==> inputs of run H <==
==> flow/design.v (excerpt) <==
module System(
	clk,
	rst,
	mbed,
	select,
	GreenBlueServoOut,
	RedServoOut,
	BinRecycleServoOut,
	RedBlueServoOut,
	GreenOtherServoOut,
	dispenseBlueLED,
	dispenseComplete,
	dispenseGreenLED,
	dispenseRedLED,
	mainState,
	mbedOutput,
	results,
	sortBlueLED,
	sortComplete,
	sortGreenLED,
	sortRedLED
);
Settings: LEC_CHECK=0, CAP_MARGIN=0, CELL_PAD_IN_SITES_DETAIL_PLACEMENT=0, CELL_PAD_IN_SITES_GLOBAL_PLACEMENT=2, CORE_MARGIN=4, CORE_UTILIZATION=41, CTS_CLUSTER_DIAMETER=45, GPL_TIMING_DRIVEN=1, PLACE_DENSITY_LB_ADDON=0.21, SLEW_MARGIN=0; clock period 3.98 ns.
run.sh (not shown) runs the stock make flow with config.mk's settings and CLKGATE_MAP_FILE=.
==> run R: changes against run H <==
==> flow/config.mk (replaced) <==
export PLATFORM = sky130hd
export DESIGN_NAME = System
export DESIGN_NICKNAME = System
export VERILOG_FILES = /design/flow/design.v
export SDC_FILE = /design/flow/constraint.sdc
export NUM_CORES = 4
export LEC_CHECK = 0
export CAP_MARGIN = 20
export CELL_PAD_IN_SITES_GLOBAL_PLACEMENT = 2
export CORE_MARGIN = 2
export CORE_UTILIZATION = 44
export CTS_CLUSTER_DIAMETER = 41
export CTS_CLUSTER_SIZE = 59
export GPL_TIMING_DRIVEN = 1
export SETUP_SLACK_MARGIN = 0.84
export SLEW_MARGIN = 10
export TNS_END_PERCENT = 20
==> flow/constraint.sdc (replaced) <==
create_clock -name core_clock -period 5.91 [get_ports {clk}]
set_input_delay 1.1820 -clock core_clock [delete_from_list [all_inputs] [get_ports {clk}]]
set_output_delay 1.1820 -clock core_clock [all_outputs]
set_load 0.01 [all_outputs]
==> run M: changes against run H <==
==> flow/config.mk (replaced) <==
export PLATFORM = sky130hd
export DESIGN_NAME = System
export DESIGN_NICKNAME = System
export VERILOG_FILES = /design/flow/design.v
export SDC_FILE = /design/flow/constraint.sdc
export NUM_CORES = 4
export LEC_CHECK = 0
export CAP_MARGIN = 20
export CORE_MARGIN = 2
export CORE_UTILIZATION = 40
export CTS_CLUSTER_DIAMETER = 41
export CTS_CLUSTER_SIZE = 53
export GPL_TIMING_DRIVEN = 0
export SETUP_SLACK_MARGIN = 0.76
export SLEW_MARGIN = 20
==> flow/constraint.sdc (replaced) <==
create_clock -name core_clock -period 10.0 [get_ports {clk}]
set_input_delay 2.0000 -clock core_clock [delete_from_list [all_inputs] [get_ports {clk}]]
set_output_delay 2.0000 -clock core_clock [all_outputs]
set_load 0.01 [all_outputs]
==> results <==
	run M	run R	run H
Switching fraction of total power	0.2600	0.2232	0.2306
Start point of the worst hold path	b2v_GreenBlueServo.ClkCount[0]$_SDFF_PP0_	b2v_inst2.received$_SDFFE_PP0P_	b2v_inst.sortServoBinRecycle[9]$_SDFFE_PP1P_
Die extent in x	213.5 um	203.7 um	214.9 um
Clock-pin slew on the worst setup and hold paths	60 ps	50 ps	60 ps
Routability Congestion	0.8657	0.7919	0.7768
Crit path depth	5	3	4
Post-route cell area	20630 sq um	20700 sq um	20320 sq um
Worst setup path endpoint	mbedOutput[0]	mbedOutput[1]	mbedOutput[0]
Power density over the cells	189.4 nW/um^2	347.8 nW/um^2	481.5 nW/um^2
Run status	complete, no violations	complete, no violations	complete, no violations
Final cell utilization of the core	0.4778	0.5235	0.4823
Area of placed instances	18600 sq um	18270 sq um	18330 sq um
Required time of the worst setup path	8000 ps	4730 ps	3180 ps
Well tap count	585	525	539
Post-DP HPWL	29660 um	25900 um	26160 um


==> run a: inputs <==
Starting RTL as in the previous note.
==> flow/design.v (excerpt) <==
module System(
	clk,
	rst,
	mbed,
	select,
	GreenBlueServoOut,
	RedServoOut,
	BinRecycleServoOut,
	RedBlueServoOut,
	GreenOtherServoOut,
	dispenseBlueLED,
	dispenseComplete,
	dispenseGreenLED,
	dispenseRedLED,
	mainState,
	mbedOutput,
	results,
	sortBlueLED,
	sortComplete,
	sortGreenLED,
	sortRedLED
);
make LEC_CHECK=0 CAP_MARGIN=20 CORE_ASPECT_RATIO=0.93 CORE_MARGIN=2 CORE_UTILIZATION=72 CTS_CLUSTER_DIAMETER=378 CTS_CLUSTER_SIZE=10 HOLD_SLACK_MARGIN=0.29 PLACE_DENSITY_LB_ADDON=0.17 SETUP_SLACK_MARGIN=0.92 SLEW_MARGIN=40 finish   # period 3.16 ns
==> run b (differences from run a) <==
Settings changed: ABC_AREA set to 1, CORE_ASPECT_RATIO 0.93 to unset, CTS_CLUSTER_DIAMETER 378 to 214, CTS_CLUSTER_SIZE 10 to 14, PLACE_DENSITY_LB_ADDON 0.17 to 0.12, SETUP_SLACK_MARGIN 0.92 to 0.93, SLEW_MARGIN 40 to 20.
==> run c (differences from run a) <==
Settings changed: CTS_CLUSTER_DIAMETER 378 to 29.
==> results <==
|  | run b | run c | run a |
|---|---|---|---|
| Maximum level of the CTS H-tree | 2 | 3 | 2 |
| Fillers | 1771 | 1178 | 1483 |
| Count of non-CTS inverters in the layout | 364 | 96 | 96 |
| Launch point of the critical path | b2v_inst2.state[1]$_SDFFE_PP0P_ | mbed[6] | select[0] |
| Maximum achievable frequency | 457.4 MHz | 432.4 MHz | 450.7 MHz |
| Syn Area/Cell | 7.248 sq um | 8.738 sq um | 8.738 sq um |
| Reg2Reg Setup Slack | 1180 ps | 870 ps | 990 ps |
| Outcome | finished clean | finished clean | finished clean |
| Core Area | 25330 sq um | 24150 sq um | 24150 sq um |
| Horizontal die size | 164.9 um | 165.9 um | 165.9 um |
| Clock insertion delay at the later pin of the skew report | 520 ps | 570 ps | 540 ps |
| Reported sequential group power | 5.29 mW | 5.28 mW | 5.27 mW |
| Vias in the first global route | 15539 | 14812 | 13551 |
| Worst setup path end | mainState[1] | b2v_inst3.count[12]$_SDFFE_PP0N_ | mbedOutput[0] |
| Top routing layer used | met4 | met5 | met4 |
| Clock network fraction of design power | 0.387 | 0.571 | 0.432 |
| Data required time of the critical path | 2530 ps | 3560 ps | 2530 ps |
| Setup repair after global routing missed its margin | false | true | true |
| Number of nets produced by synthesis | 2650 | 2088 | 2088 |
| Final critical path time including I/O delays and setup | 2186 ps | 2313 ps | 2219 ps |
No activity file was given, so power comes from the tool's default toggle rates.
